==> trial 38 <==
==> flow/design.v <==
`timescale 1ns / 1ps
module apb_master #(parameter DATA_WIDTH = 32, parameter ADDR_WIDTH = 32) (
		output 					PSEL,
		output 					PENABLE,
		output  [ADDR_WIDTH-1:0] PADDR,
		output  [DATA_WIDTH-1:0]	PWRDATA,
		output  					PWRITE,
		output  [DATA_WIDTH-1:0]	PRDATA_o,
		input  [DATA_WIDTH-1:0]	PRDATA,
		input  [DATA_WIDTH-1:0] data_i,
		input  [ADDR_WIDTH-1:0]	addr_i,
		input 					PCLK,
		input 					PRESETn,
		input 					PREADY,
		input 					evnt_trig_i,
		input 					pwrite_i
);
parameter IDLE = 2'd0;
parameter SETUP = 2'd1;
parameter ACCESS = 2'd2;
reg [1:0]	state, next_state;
always@(posedge PCLK) begin
	if(!PRESETn)
		state <= IDLE ;
	else
		state <= next_state ;
end
always@(*) begin
	case(state)
		IDLE : begin
			if (evnt_trig_i)
				next_state <= SETUP ;
			else 
				next_state <= IDLE;
		end
		SETUP : next_state <= ACCESS;
		ACCESS : begin
			if(PREADY)
				next_state <= IDLE ;
			else 
				next_state <= ACCESS ;
		end
		default : next_state <= IDLE ;
	endcase
end
assign PSEL = PRESETn ? (state != IDLE) : 1'b0;
assign PENABLE = (state == ACCESS) ;
assign PWRITE = pwrite_i;
assign PWRDATA = data_i;
assign PADDR = addr_i;
assign PRDATA_o = PRDATA;
endmodule
`timescale 1ns / 1ps
module APB_slave #( parameter DATA_WIDTH = 32, parameter ADDR_WIDTH = 32)(
    output  reg [DATA_WIDTH-1:0] PRDATA,
    output                       PREADY_o,
    input                    PREADY,
    input   [DATA_WIDTH-1:0] PWRDATA, 
    input   [ADDR_WIDTH-1:0] PADDR,
    input                    PCLK,
    input                    PRESETn,
    input                    PWRITE,
    input                    PENABLE,
    input                    PSEL
    );
    parameter  IDLE   = 2'd0, SETUP = 2'd1, ACCESS =2'd2;
    reg [DATA_WIDTH-1:0]    APB_MEM [ADDR_WIDTH-1:0];
    reg [1:0] prsnt_state , next_state ;
    always@(posedge PCLK , negedge PRESETn) begin   
        if(!PRESETn)
            prsnt_state <= IDLE ;
        else 
            prsnt_state <= next_state ;
    end
   always@(* ) begin
        next_state <= prsnt_state;
        case (prsnt_state)
            IDLE : begin
                if(PSEL )
                    next_state <= SETUP;        
                else 
                    next_state <= IDLE;
            end
            SETUP : begin
                if(PENABLE)
                    next_state <= ACCESS;
                else 
                    next_state <= IDLE;
            end
            ACCESS : begin
                if(PREADY) begin
                    if(!PSEL) 
                        next_state <= IDLE ;
                    else
                        next_state <= SETUP ;
                end
                else 
                    next_state <= ACCESS;
            end
            default : next_state <= IDLE;
        endcase
   end
   always@(*) begin
         if(!PRESETn)
            PRDATA = 32'd0;
         else begin
            if((next_state == ACCESS) && !PWRITE && (PADDR < ADDR_WIDTH))
                PRDATA = APB_MEM[PADDR];
            else 
                PRDATA = 32'd0;    
         end
   end
   always@(posedge PCLK) begin
         if((next_state == ACCESS) && PWRITE && (PADDR < ADDR_WIDTH))
            APB_MEM[PADDR] <= PWRDATA ;
   end
   assign PREADY_o = PREADY ;
endmodule
`timescale 1ns / 1ps
module apb_top #(parameter DATA_WIDTH = 32 , parameter ADDR_WIDTH = 32) (
		output [DATA_WIDTH-1:0]	PRDATA_o,
		input 					PCLK_i,
		input 					PRESETn_i,
		input [DATA_WIDTH-1:0]	PWRDATA_i,
		input [ADDR_WIDTH-1:0]	PADDR_i,
		input 					PWRITE_i,
		input 					PREADY_i,
		input 					EVENT_i
);
	wire [DATA_WIDTH-1:0]	p_rd_intr, pwrdata_intr, paddr_intr;
	wire 					p_ready_intr, psel_intr, pena_intr, pwrite_intr;				
	apb_master  #(.DATA_WIDTH(DATA_WIDTH), .ADDR_WIDTH(ADDR_WIDTH))  master_inst(
		.PCLK(PCLK_i),
		.PRESETn(PRESETn_i),
		.evnt_trig_i(EVENT_i),
		.data_i(PWRDATA_i),
		.addr_i(PADDR_i),
		.pwrite_i(PWRITE_i),
		.PRDATA(p_rd_intr),
		.PREADY(p_ready_intr),
		.PSEL(psel_intr),
		.PENABLE(pena_intr),
		.PADDR(paddr_intr),
		.PWRDATA(pwrdata_intr),
		.PWRITE(pwrite_intr),
		.PRDATA_o(PRDATA_o)
	);
	APB_slave #(.DATA_WIDTH(DATA_WIDTH), .ADDR_WIDTH(ADDR_WIDTH)) slave_inst(
		.PREADY(PREADY_i),
		.PWRDATA(pwrdata_intr), 
		.PADDR(paddr_intr),
		.PCLK(PCLK_i),
		.PRESETn(PRESETn_i),
		.PWRITE(pwrite_intr),
		.PENABLE(pena_intr),
		.PSEL(psel_intr),
		.PRDATA(p_rd_intr),
		.PREADY_o(p_ready_intr)
	);
endmodule
==> flow/run.sh <==
#!/bin/bash
# the make line also repeats each setting of config.mk as NAME=value (left out here)
make -C /OpenROAD-flow-scripts/flow DESIGN_CONFIG=/design/flow/config.mk WORK_HOME=/design/flow/orfs CLKGATE_MAP_FILE= finish
==> flow/config.mk <==
export PLATFORM = sky130hd
export DESIGN_NAME = apb_top
export DESIGN_NICKNAME = apb_top
export VERILOG_FILES = /design/flow/design.v
export SDC_FILE = /design/flow/constraint.sdc
export NUM_CORES = 4
export LEC_CHECK = 0
export ABC_AREA = 1
export CAP_MARGIN = 20
export CELL_PAD_IN_SITES_DETAIL_PLACEMENT = 0
export CORE_MARGIN = 6
export CORE_UTILIZATION = 40
export CTS_CLUSTER_SIZE = 47
export GPL_ROUTABILITY_DRIVEN = 0
export GPL_TIMING_DRIVEN = 0
export SETUP_SLACK_MARGIN = 0.63
export SLEW_MARGIN = 20
==> flow/constraint.sdc <==
create_clock -name core_clock -period 6.0 [get_ports {PCLK_i}]
set_input_delay 1.2000 -clock core_clock [delete_from_list [all_inputs] [get_ports {PCLK_i}]]
set_output_delay 1.2000 -clock core_clock [all_outputs]
set_load 0.01 [all_outputs]
==> build 50: changes against trial 38 <==
==> flow/config.mk (replaced) <==
export PLATFORM = sky130hd
export DESIGN_NAME = apb_top
export DESIGN_NICKNAME = apb_top
export VERILOG_FILES = /design/flow/design.v
export SDC_FILE = /design/flow/constraint.sdc
export NUM_CORES = 4
export LEC_CHECK = 0
export CAP_MARGIN = 20
export CORE_MARGIN = 2
export CORE_UTILIZATION = 40
export SLEW_MARGIN = 20
==> flow/constraint.sdc (replaced) <==
create_clock -name core_clock -period 5.6 [get_ports {PCLK_i}]
set_input_delay 1.1200 -clock core_clock [delete_from_list [all_inputs] [get_ports {PCLK_i}]]
set_output_delay 1.1200 -clock core_clock [all_outputs]
set_load 0.01 [all_outputs]
==> trial 83: changes against trial 38 <==
==> flow/config.mk (replaced) <==
export PLATFORM = sky130hd
export DESIGN_NAME = apb_top
export DESIGN_NICKNAME = apb_top
export VERILOG_FILES = /design/flow/design.v
export SDC_FILE = /design/flow/constraint.sdc
export NUM_CORES = 4
export LEC_CHECK = 0
export ABC_AREA = 1
export CAP_MARGIN = 20
export CORE_ASPECT_RATIO = 0.95
export CORE_MARGIN = 2
export CORE_UTILIZATION = 72
export CTS_CLUSTER_DIAMETER = 237
export MIN_ROUTING_LAYER = met1
export PLACE_DENSITY_LB_ADDON = 0.08
export SLEW_MARGIN = 30
==> flow/constraint.sdc (replaced) <==
create_clock -name core_clock -period 3.13 [get_ports {PCLK_i}]
set_input_delay 0.6260 -clock core_clock [delete_from_list [all_inputs] [get_ports {PCLK_i}]]
set_output_delay 0.6260 -clock core_clock [all_outputs]
set_load 0.01 [all_outputs]
==> notes <==
Trial 83 reached the layout checks and failed them: setup timing. Trial 38 finished clean. Build 50 finished clean.
Between trial 83 and trial 38, the lower global-route usage is in trial 38 (gap 19 points).
Clock power, highest first: trial 83, build 50, trial 38.
Against trial 38, the register-to-register slack of trial 83 is worse by 1.7 ns.
In flip-flop count, trial 83 and build 50 do not differ.
The lowest first-iteration DRC count belongs to build 50, the highest to trial 83.
Between trial 38 and build 50, the lower synthesized cell count is in build 50 (gap 120%, measured against build 50).
Between trial 83 and trial 38, the lower sequential power is in trial 38 (gap 92%, measured against trial 38).
Die size: trial 38 > build 50 > trial 83.
Core utilization, lowest first: build 50, trial 38, trial 83.
==> figures <==
|  | trial 83 | trial 38 | build 50 |
|---|---|---|---|
| Source of the worst hold timing path | - | master_inst.state[0] | master_inst.state[0] |
| Post-synthesis cell type count | 26 | 26 | 44 |
| Result of the run | finished with violations | no timing/DRC/antenna violations | no timing/DRC/antenna violations |
| Layout check failures | setup timing | - | - |
| Count of instantiated cells in the yosys netlist | 4474 | 4474 | 2010 |
| Pre-Repair DR Iteration Count | 8 | 6 | 5 |
| Simple-gate portion of the synthesized area | 0.2032 | 0.2032 | 0.03301 |
| Proportion of power drawn by flip-flops and latches | 0.528 | 0.523 | 0.536 |
| P_int | 22.37 mW | 11.69 mW | 12.57 mW |
| Synthesized net count | 4543 | 4543 | 2079 |
| Worst Path Buf+Inv | 6 | 4 | 5 |
| Layout clock buffer count | 120 | 137 | 137 |
| Unrepaired setup endpoints after global routing | - | false | false |
| Met3 routing resource usage after global routing | 0.09300 | 0.05613 | 0.03337 |
| Fraction of standard cell area that is sequential | 0.5845 | 0.5906 | 0.6607 |
| Multiplexer share | 0 | 0 | 0.1330 |
| Slack of the worst reg-to-reg path | 0.94 ns | 2.64 ns | 2.45 ns |
| Cell resize tally after clock tree synthesis | 140 | 109 | 0 |
| Met1 usage | 0.5420 | 0.3121 | 0.2720 |
| Comb gate area | 0.01087 mm² | 0.01081 mm² | 0.008691 mm² |
Power and IR drop assume default switching activity.
